// Test1
module Test1
    #(   
    parameter W_IN        = 16,
    parameter W_IN_MODULE = 26,
    parameter BWIDTH      = 18,
    parameter FILTERWIDTH = 13,
    parameter AWIDTH      = 30,
    parameter DWIDTH      = 27,
    parameter DFWIDTH     = 18,
    parameter RWIDTH      = 8,
    parameter RFWIDTH     = 6,
    parameter DSPWIDTH    = 48,
    parameter MULTWIDTH   = DWIDTH + W_IN ,
    parameter RZEROS      = DFWIDTH - RFWIDTH,
    parameter W_OUT       = 16
) (
    input  wire clk,
    input  wire rst,
    input  wire [W_IN -1:0  	] s_chans_dataI,
    input  wire [W_IN -1:0  	] s_chans_dataQ,
    input  wire              	  s_chans_valid,
    input  wire [FILTERWIDTH-1:0] Filter_Coefficient,
    input  wire [FILTERWIDTH-1:0] Error_Coefficient,
    input  wire [RWIDTH-1:0     ] R_level,
    output wire              	  Valid_Out,
    output wire [W_IN_MODULE-1:0] OutputI,
    output wire [W_IN_MODULE-1:0] OutputQ
);
For scale: ~470 flip-flops, roughly 120 I/O pins, about 0.081 mm2 of cells after synthesis.
clock: 7.54 ns
lec_check: 0
abc_area: 1
cap_margin: 40
core_margin: 7
core_utilization: 18
cts_cluster_diameter: 100
cts_cluster_size: 26
gpl_routability_driven: 1
max_routing_layer: met4
min_routing_layer: met2
place_density_lb_addon: 0.06
slew_margin: 20
tns_end_percent: 100
run.sh (not shown) runs the stock make flow with config.mk's settings and CLKGATE_MAP_FILE=.
The starting point ran to the end with no violations.
Then changed:
ABC_AREA = default   (was 1)
CORE_MARGIN = 2   (was 7)
CORE_UTILIZATION = 72   (was 18)
CTS_CLUSTER_SIZE = 13   (was 26)
MAX_ROUTING_LAYER = met5   (was met4)
MIN_ROUTING_LAYER = met1   (was met2)
PLACE_DENSITY_LB_ADDON = 0.04   (was 0.06)
SETUP_SLACK_MARGIN = 0.99   (was default)
The changed run produced a layout that fails on setup timing.
Sequential power rose by about 2%.
Worst setup slack got worse by 0.56 ns.
Clock power decreases by about 38%.
Then changed:
ABC_AREA = 1   (was default)
HOLD_SLACK_MARGIN = -0.08   (was default)
PLACE_DENSITY_LB_ADDON = 0.06   (was 0.04)
SETUP_SLACK_MARGIN = default   (was 0.99)
clock period = 7.01 ns   (was 7.54 ns; I/O delays follow)
Effect:
- The changed run failed in 5_1_grt
- area after synthesis rose by 9.3%
- die size rose by 9.2%
- synthesized cell count rose by 33%
Then changed:
ABC_AREA = default   (was 1)
HOLD_SLACK_MARGIN = default   (was -0.08)
PLACE_DENSITY_LB_ADDON = 0.28   (was 0.06)
clock period = 7.54 ns   (was 7.01 ns; I/O delays follow)
This time the run completed, yet does not pass: setup timing; die size goes down by a little under a tenth; synthesized cell count goes down by a quarter to a third; synthesized area goes down by a little under a tenth.

Starting RTL as in the previous note.
Settings: LEC_CHECK=0, CAP_MARGIN=5, CELL_PAD_IN_SITES_DETAIL_PLACEMENT=1, CORE_MARGIN=2, CORE_UTILIZATION=40, CTS_CLUSTER_DIAMETER=42, CTS_CLUSTER_SIZE=33, GPL_ROUTABILITY_DRIVEN=0, GPL_TIMING_DRIVEN=0, PLACE_DENSITY_LB_ADDON=0.23, SLEW_MARGIN=20, TNS_END_PERCENT=65; clock period 10.0 ns.
The first run produced a clean layout.
Next try:
CAP_MARGIN = 20   (was 5)
CELL_PAD_IN_SITES_DETAIL_PLACEMENT = default   (was 1)
CTS_CLUSTER_DIAMETER = default   (was 42)
CTS_CLUSTER_SIZE = default   (was 33)
GPL_ROUTABILITY_DRIVEN = default   (was 0)
GPL_TIMING_DRIVEN = default   (was 0)
PLACE_DENSITY_LB_ADDON = default   (was 0.23)
TNS_END_PERCENT = default   (was 65)
=>
- count of clock-buffer cells in the layout goes down by 23
- via count went down by a few percent
- worst hold slack improved by 43 ps
- global-route usage came out lower by 5.5 points
- maximum frequency is higher by a few percent
- final cell count decreases by a few percent
Next try:
ABC_AREA = 1   (was default)
CORE_UTILIZATION = 72   (was 40)
PLACE_DENSITY_LB_ADDON = 0.24   (was default)
clock period = 6.01 ns   (was 10.0 ns; I/O delays follow)
With this change the flow stopped in global routing (5_1_grt); die size fell by 39%; area after synthesis increases by 9.3%; synthesized cell count rose by 33%.
Next try:
ABC_AREA = default   (was 1)
CORE_UTILIZATION = 66   (was 72)
PLACE_DENSITY_LB_ADDON = default   (was 0.24)
clock period = 7.75 ns   (was 6.01 ns; I/O delays follow)
The new run finished with setup timing left; synthesized area shrinks by 8.5%; die size stays flat; synthesized cell count shrinks by about 25%.
Next try:
CAP_MARGIN = 5   (was 20)
CORE_UTILIZATION = 72   (was 66)
CTS_CLUSTER_SIZE = 59   (was default)
PLACE_DENSITY = 0.64   (was default)
SETUP_SLACK_MARGIN = -0.14   (was default)
clock period = 7.37 ns   (was 7.75 ns; I/O delays follow)
After rerunning: The changed run completed, yet does not pass: setup timing; power increases by 8.4%; final area increases by 1.1%; worst setup slack is worse by 570 ps; sequential power increases by about 4%; die size decreases by about 8%; sequential cell count stays the same; non-clock buffer count increases by 113; area after synthesis is unchanged; wire length increases by 5.6%; first-iteration DRC count increases by 24%.

Setup of build 51:
Starting RTL as in the previous note.
Settings: LEC_CHECK=0, CAP_MARGIN=40, CORE_MARGIN=2, CORE_UTILIZATION=72, CTS_CLUSTER_DIAMETER=100, CTS_CLUSTER_SIZE=22, GPL_ROUTABILITY_DRIVEN=1, HOLD_SLACK_MARGIN=-0.08, MAX_ROUTING_LAYER=met5, MIN_ROUTING_LAYER=met1, PLACE_DENSITY_LB_ADDON=0.06, SLEW_MARGIN=20, TNS_END_PERCENT=100; clock period 7.54 ns.
Layout checks on build 51: not met. Flow itself completed; violations: negative setup slack.
What build 7 does differently from build 51 at the input level:
# build 51
export LEC_CHECK = 0
export CAP_MARGIN = 40
export CORE_MARGIN = 2
export CORE_UTILIZATION = 72
export CTS_CLUSTER_DIAMETER = 100
export CTS_CLUSTER_SIZE = 22
export GPL_ROUTABILITY_DRIVEN = 1
export HOLD_SLACK_MARGIN = -0.08
export MAX_ROUTING_LAYER = met5
export MIN_ROUTING_LAYER = met1
export PLACE_DENSITY_LB_ADDON = 0.06
export SLEW_MARGIN = 20
export TNS_END_PERCENT = 100
create_clock -name core_clock -period 7.54 [get_ports {clk}]
# build 7
export LEC_CHECK = 0
export CAP_MARGIN = 40
export CORE_MARGIN = 2
export CORE_UTILIZATION = 72
export CTS_CLUSTER_DIAMETER = 100
export CTS_CLUSTER_SIZE = 13
export GPL_ROUTABILITY_DRIVEN = 1
export MAX_ROUTING_LAYER = met5
export MIN_ROUTING_LAYER = met1
export PLACE_DENSITY_LB_ADDON = 0.04
export SETUP_SLACK_MARGIN = 2.25
export SLEW_MARGIN = 20
export TNS_END_PERCENT = 100
create_clock -name core_clock -period 7.54 [get_ports {clk}]
Results
The flow for build 7 finished, though final verification flagged negative setup slack. In the reports for build 7 and build 51, the smaller setup slack belongs to build 51. Ratio of routed vias to standard cells delta for build 7 relative to build 51: about 0.5% higher. Comparing build 7 and build 51, the higher non-clock buffer count is on build 7.
For build 35, these inputs were changed with respect to build 7:
# build 7
export LEC_CHECK = 0
export CAP_MARGIN = 40
export CORE_MARGIN = 2
export CORE_UTILIZATION = 72
export CTS_CLUSTER_DIAMETER = 100
export CTS_CLUSTER_SIZE = 13
export GPL_ROUTABILITY_DRIVEN = 1
export MAX_ROUTING_LAYER = met5
export MIN_ROUTING_LAYER = met1
export PLACE_DENSITY_LB_ADDON = 0.04
export SETUP_SLACK_MARGIN = 2.25
export SLEW_MARGIN = 20
export TNS_END_PERCENT = 100
create_clock -name core_clock -period 7.54 [get_ports {clk}]
# build 35
export LEC_CHECK = 0
export ABC_AREA = 1
export CAP_MARGIN = 40
export CORE_MARGIN = 3
export CORE_UTILIZATION = 18
export CTS_CLUSTER_DIAMETER = 100
export CTS_CLUSTER_SIZE = 26
export GPL_ROUTABILITY_DRIVEN = 1
export MAX_ROUTING_LAYER = met5
export MIN_ROUTING_LAYER = met2
export PLACE_DENSITY_LB_ADDON = 0.06
export SLEW_MARGIN = 20
export TNS_END_PERCENT = 100
create_clock -name core_clock -period 7.54 [get_ports {clk}]
### Flow results
Build 35: all stages complete, timing, DRC and antenna checks passed. Area overhead of the layout relative to synthesis: build 35 vs build 7 up 11 points. Synthesized-area fraction occupied by and/or/nand/nor cells ended up 2.2 points higher on build 35 than on build 7. Compared with build 7, build 35 shows a higher non-clock buffer count. Summary of the comparison: routed wire length is higher in build 35, relative to build 7. Via count on build 35 is up relative to build 7. Relative to build 7, count of inserted tapcells has increased by 4584 in build 35. Looking at worst path required time, build 35 sits 210 ps above build 7. Summary of build 35 over build 7: number of instances in the synthesized netlist moved up; met1 capacity usage during global routing -47 points; clock insertion delay at the later pin of the skew report has increased; count of clock-buffer cells in the layout now larger. Build 35 vs build 7, most utilized layer in the global route result: met3 vs met2.
Power and IR drop assume default switching activity.
